==> inputs of v23 <==
==> flow/design.v <==
module apb_dut (
  input  wire        PSEL,
  input  wire        PENABLE,
  input  wire [31:0] PADDR,
  input  wire        PWRITE,
  input  wire [31:0] PWDATA,
  input  wire        PCLK,
  input  wire        PRESET,
  output reg  [31:0] PRDATA,
  output reg         PREADY,
  output reg         PSLVERR
);
  parameter IDLE   = 2'b00;
  parameter SETUP  = 2'b01;
  parameter ACCESS = 2'b10;
  reg [1:0] ps, ns;  
  reg [31:0] mem [31:0];  
  reg        mem_we;      
  always @(posedge PCLK) begin
    if (PRESET) begin
      ps <= IDLE;
    end else begin
      ps <= ns;
    end
  end
  always @(posedge PCLK) begin
    if (mem_we) begin
      mem[PADDR[4:0]] <= PWDATA;
    end
  end
  always @(*) begin
    ns      = ps;
    PREADY  = 1'b0;  
    PSLVERR = 1'b0;  
    mem_we  = 1'b0;
    PRDATA  = mem[PADDR[4:0]];
    case (ps)
      IDLE: begin
        if (PSEL == 1'b1 && PENABLE == 1'b0) begin
          ns = SETUP;
        end else begin
          ns = IDLE;
        end
      end
      SETUP: begin
        if (PSEL == 1'b1 && PENABLE == 1'b1) begin
          ns     = ACCESS;
          PREADY = 1'b1;  
          if (PADDR >= 32) begin  
            PSLVERR = 1'b1;
          end else begin
            if (PWRITE) begin
              mem_we = 1'b1;
            end
          end
        end else if (PSEL == 1'b1 && PENABLE == 1'b0) begin
          ns = SETUP;
        end else begin
          ns = IDLE;
        end
      end
      ACCESS: begin
        PREADY = 1'b1;  
        if (PADDR >= 32) begin
          PSLVERR = 1'b1;
        end
        if (PSEL == 1'b1 && PENABLE == 1'b0) begin
          ns = SETUP;
        end else if (PSEL == 1'b0 && PENABLE == 1'b0) begin
          ns = IDLE;
        end else begin
          ns = IDLE;
        end
      end
      default: ns = IDLE;
    endcase
  end
endmodule
==> flow/run.sh <==
#!/bin/bash
# the make line also repeats each setting of config.mk as NAME=value (left out here)
make -C /OpenROAD-flow-scripts/flow DESIGN_CONFIG=/design/flow/config.mk WORK_HOME=/design/flow/orfs CLKGATE_MAP_FILE= finish
==> flow/config.mk <==
export PLATFORM = sky130hd
export DESIGN_NAME = apb_dut
export DESIGN_NICKNAME = apb_dut
export VERILOG_FILES = /design/flow/design.v
export SDC_FILE = /design/flow/constraint.sdc
export NUM_CORES = 4
export LEC_CHECK = 0
export ABC_AREA = 1
export CAP_MARGIN = 5
export CORE_MARGIN = 9
export CORE_UTILIZATION = 38
export CTS_CLUSTER_DIAMETER = 126
export SLEW_MARGIN = 40
==> flow/constraint.sdc <==
create_clock -name core_clock -period 4.2 [get_ports {PCLK}]
set_input_delay 0.8400 -clock core_clock [delete_from_list [all_inputs] [get_ports {PCLK}]]
set_output_delay 0.8400 -clock core_clock [all_outputs]
set_load 0.01 [all_outputs]
==> inputs of v37, as changes to v23 <==
==> flow/config.mk (replaced) <==
export PLATFORM = sky130hd
export DESIGN_NAME = apb_dut
export DESIGN_NICKNAME = apb_dut
export VERILOG_FILES = /design/flow/design.v
export SDC_FILE = /design/flow/constraint.sdc
export NUM_CORES = 4
export LEC_CHECK = 0
export ABC_AREA = 0
export CAP_MARGIN = 20
export CORE_MARGIN = 2
export CORE_UTILIZATION = 72
export CTS_CLUSTER_DIAMETER = 204
export CTS_CLUSTER_SIZE = 47
export SETUP_SLACK_MARGIN = 0.69
export SLEW_MARGIN = 20
==> flow/constraint.sdc (replaced) <==
create_clock -name core_clock -period 2.33 [get_ports {PCLK}]
set_input_delay 0.4660 -clock core_clock [delete_from_list [all_inputs] [get_ports {PCLK}]]
set_output_delay 0.4660 -clock core_clock [all_outputs]
set_load 0.01 [all_outputs]
==> inputs of v7, as changes to v23 <==
==> flow/config.mk (replaced) <==
export PLATFORM = sky130hd
export DESIGN_NAME = apb_dut
export DESIGN_NICKNAME = apb_dut
export VERILOG_FILES = /design/flow/design.v
export SDC_FILE = /design/flow/constraint.sdc
export NUM_CORES = 4
export LEC_CHECK = 0
export ABC_AREA = 0
export CAP_MARGIN = 20
export CORE_MARGIN = 2
export CORE_UTILIZATION = 72
export CTS_CLUSTER_DIAMETER = 333
export CTS_CLUSTER_SIZE = 98
export PLACE_DENSITY = 0.4
export SETUP_SLACK_MARGIN = 0.53
export SLEW_MARGIN = 20
==> flow/constraint.sdc (replaced) <==
create_clock -name core_clock -period 2.33 [get_ports {PCLK}]
set_input_delay 0.4660 -clock core_clock [delete_from_list [all_inputs] [get_ports {PCLK}]]
set_output_delay 0.4660 -clock core_clock [all_outputs]
set_load 0.01 [all_outputs]
==> notes <==
Die size is the same in v7 and v37. Between v23 and v37, the lower synthesized cell count is in v37 (gap about 100%, measured against v37). v23 ran to the end with no violations. v7 failed in global routing (5_1_grt), error DPL-0033. v37 died in global routing (5_1_grt) with ODB-0269. Area after synthesis: v23 is larger than v37 (about 9%).
==> figures <==
item	v37	v23	v7
Core area	53810 um^2	111000 um^2	53810 um^2
Chip area estimate from yosys synthesis	39190 um^2	42560 um^2	39190 um^2
Simple Share, Synth	2.701%	25.47%	2.701%
Num CTS Buffers	25	102	14
Gpl congestion	0.8650	0.7789	0.8650
Complex Gates by Area	4.105%	0.01176%	4.105%
Post-CTS Setup Repair Bufs	101	0	107
Status	aborted with a tool error	complete, no violations	aborted with a tool error
Failing step	global routing (5_1_grt)	-	global routing (5_1_grt)
Portion of netlist area occupied by mux cells	13.08%	0%	13.08%
Half-perimeter wire length after placement	59.87 mm	65.91 mm	59.87 mm
Number of library cell types mapped by synthesis	27	16	27
